==> 04-08: inputs <==
Design axi_stream_insert_header, start of the top module:
module axi_stream_insert_header #(
    parameter DATA_WD = 32,
    parameter DATA_BYTE_WD = DATA_WD / 8,
    parameter BYTE_CNT_WD = $clog2(DATA_BYTE_WD)
) (
    input clk,
    input rst_n,
    input valid_in,
    input [DATA_WD-1 : 0] data_in,
    input [DATA_BYTE_WD-1 : 0] keep_in,
    input last_in,
    output ready_in,
    output valid_out,
    output [DATA_WD-1 : 0] data_out,
    output [DATA_BYTE_WD-1 : 0] keep_out,
    output last_out,
    input ready_out,
    input valid_insert,
    input [DATA_WD-1 : 0] header_insert,
    input [DATA_BYTE_WD-1 : 0] keep_insert,
    input [BYTE_CNT_WD : 0] byte_insert_cnt,
    output ready_insert
);
Settings: LEC_CHECK=0, CAP_MARGIN=5, CELL_PAD_IN_SITES_DETAIL_PLACEMENT=0, CORE_ASPECT_RATIO=0.74, CORE_MARGIN=7, CORE_UTILIZATION=16, CTS_CLUSTER_DIAMETER=320, CTS_CLUSTER_SIZE=98, GPL_ROUTABILITY_DRIVEN=0, HOLD_SLACK_MARGIN=0.28, MAX_ROUTING_LAYER=met4, MIN_ROUTING_LAYER=met2, PLACE_DENSITY_LB_ADDON=0.02, SETUP_SLACK_MARGIN=1.72, SLEW_MARGIN=25; clock period 6.2 ns.
run.sh (not shown) runs the stock make flow with config.mk's settings and CLKGATE_MAP_FILE=.
==> 09-09: changes against 04-08 <==
Settings changed: CAP_MARGIN 5 to 20, CORE_ASPECT_RATIO 0.74 to unset, CORE_MARGIN 7 to 2, CORE_UTILIZATION 16 to 66, CTS_CLUSTER_DIAMETER 320 to unset, CTS_CLUSTER_SIZE 98 to 75, MAX_ROUTING_LAYER met4 to unset, MIN_ROUTING_LAYER met2 to unset, SLEW_MARGIN 25 to 20.
==> 01-26: changes against 04-08 <==
Settings changed: CAP_MARGIN 5 to 20, CELL_PAD_IN_SITES_DETAIL_PLACEMENT 0 to unset, CORE_ASPECT_RATIO 0.74 to unset, CORE_MARGIN 7 to 2, CORE_UTILIZATION 16 to 72, CTS_CLUSTER_DIAMETER 320 to unset, CTS_CLUSTER_SIZE 98 to unset, GPL_ROUTABILITY_DRIVEN 0 to unset, HOLD_SLACK_MARGIN 0.28 to unset, MAX_ROUTING_LAYER met4 to unset, MIN_ROUTING_LAYER met2 to unset, PLACE_DENSITY_LB_ADDON 0.02 to unset, SETUP_SLACK_MARGIN 1.72 to -0.27, SLEW_MARGIN 25 to 20.
==> flow/constraint.sdc (replaced) <==
create_clock -name core_clock -period 3.53 [get_ports {clk}]
set_input_delay 0.7060 -clock core_clock [delete_from_list [all_inputs] [get_ports {clk}]]
set_output_delay 0.7060 -clock core_clock [all_outputs]
set_load 0.01 [all_outputs]
==> results <==
Sequential share of layout area: 04-08 is lower than 09-09 (2.7 points). In 09-09 the register-to-register slack is better than in 01-26, by 2500 ps. In 01-26 the sequential power is larger than in 09-09, by 78%. Flip-flop count is the same in 01-26 and 04-08. 09-09 ran to the end with no violations. 01-26 ran to the end with violations: negative setup slack. 04-08 completed with no timing, DRC or antenna violations. Synthesized area is the same in 04-08 and 09-09. Against 09-09, the via count of 04-08 is higher by 32%. Count of clock-buffer cells in the layout: 09-09 is higher than 04-08 (2). Of 04-08 and 09-09, 09-09 has the higher core utilization (gap 58 points). The lowest design area belongs to 09-09, the highest to 04-08. In 04-08 the critical path depth is higher than in 09-09, by 1.

==> inputs of wip/sierra <==
axi_stream_insert_header again, from the RTL that the note above started with.
clock: 3.64 ns
lec_check: 0
cap_margin: 20
core_margin: 2
core_utilization: 66
cts_cluster_diameter: 345
cts_cluster_size: 50
place_density: 0.6
setup_slack_margin: 0.93
slew_margin: 20
==> inputs of wip/amber, as changes to wip/sierra <==
- ABC_AREA: unset -> 1
- CAP_MARGIN: 20 -> 0
- CORE_UTILIZATION: 66 -> 70
- CTS_CLUSTER_DIAMETER: 345 -> unset
- CTS_CLUSTER_SIZE: 50 -> unset
- PLACE_DENSITY: 0.6 -> 0.74
- SETUP_SLACK_MARGIN: 0.93 -> 0.94
==> flow/constraint.sdc (replaced) <==
create_clock -name core_clock -period 3.65 [get_ports {clk}]
set_input_delay 0.7300 -clock core_clock [delete_from_list [all_inputs] [get_ports {clk}]]
set_output_delay 0.7300 -clock core_clock [all_outputs]
set_load 0.01 [all_outputs]
==> inputs of wip/violet, as changes to wip/sierra <==
- ABC_AREA: unset -> 0
- CAP_MARGIN: 20 -> 30
- CORE_UTILIZATION: 66 -> 72
- CTS_CLUSTER_DIAMETER: 345 -> unset
- CTS_CLUSTER_SIZE: 50 -> unset
- PLACE_DENSITY: 0.6 -> 0.74
- SETUP_SLACK_MARGIN: 0.93 -> unset
- TNS_END_PERCENT: unset -> 5
==> flow/constraint.sdc (replaced) <==
create_clock -name core_clock -period 3.65 [get_ports {clk}]
set_input_delay 0.7300 -clock core_clock [delete_from_list [all_inputs] [get_ports {clk}]]
set_output_delay 0.7300 -clock core_clock [all_outputs]
set_load 0.01 [all_outputs]
==> Changelog: implementation <==
### Physical design

- Non-clock buffer share: 0.1751
- Failed Checks: setup timing
- Die Area: 18340 sq um
- Setup ws final: -506.0 ps
- Run status: complete, but fails checks
- First-pass GRT wire length: 65390 um
- Area delta synth->final: 33.30%
- DRT Wirelength: 47270 um
- Clk latency late pin: 460 ps
- Comb area share: 0.4292
- Met2 Usage GRT: 0.7056
- Mux share: 0.06914
- Routed via count: 12.93k
- Setup Viol. Count Final: 13
- DP HPWL: 25340 um
- Flop2flop setup slack: -490 ps
the above is filed under wip/sierra

==> Changelog: implementation <==
### Physical design

- Setup Viol. Count Final: 13
- Routed via count: 12.56k
- Non-clock buffer share: 0.1310
- Flop2flop setup slack: -290 ps
- Failed Checks: setup timing
- Met2 Usage GRT: 0.7838
- DP HPWL: 25530 um
- Setup ws final: -676.3 ps
- Clk latency late pin: 470 ps
- Area delta synth->final: 21.58%
- Mux share: 0.06914
- DRT Wirelength: 43560 um
- Die Area: 16860 sq um
- Run status: complete, but fails checks
the above is filed under wip/violet

==> Changelog: implementation <==
### Physical design

- Clk latency late pin: 460 ps
- DRT Wirelength: 42040 um
- DP HPWL: 26900 um
- Die Area: 18610 sq um
- Flop2flop setup slack: -90 ps
- Routed via count: 13.44k
- Mux share: 0.004181
- Comb area share: 0.4442
- Met2 Usage GRT: 0.7007
- Critical Path Source Type: register
- Inverters: 165
- Failed Checks: setup timing
- Reg2Reg Depth: 24
- Setup Viol. Count Final: 10
- First-pass GRT wire length: 65560 um
- Area delta synth->final: 19.54%
- Setup ws final: -207.4 ps
- Pwr Total: 0.01615 W
- Run status: complete, but fails checks
the above is filed under wip/amber

Power is estimated from default activity; no workload was simulated.
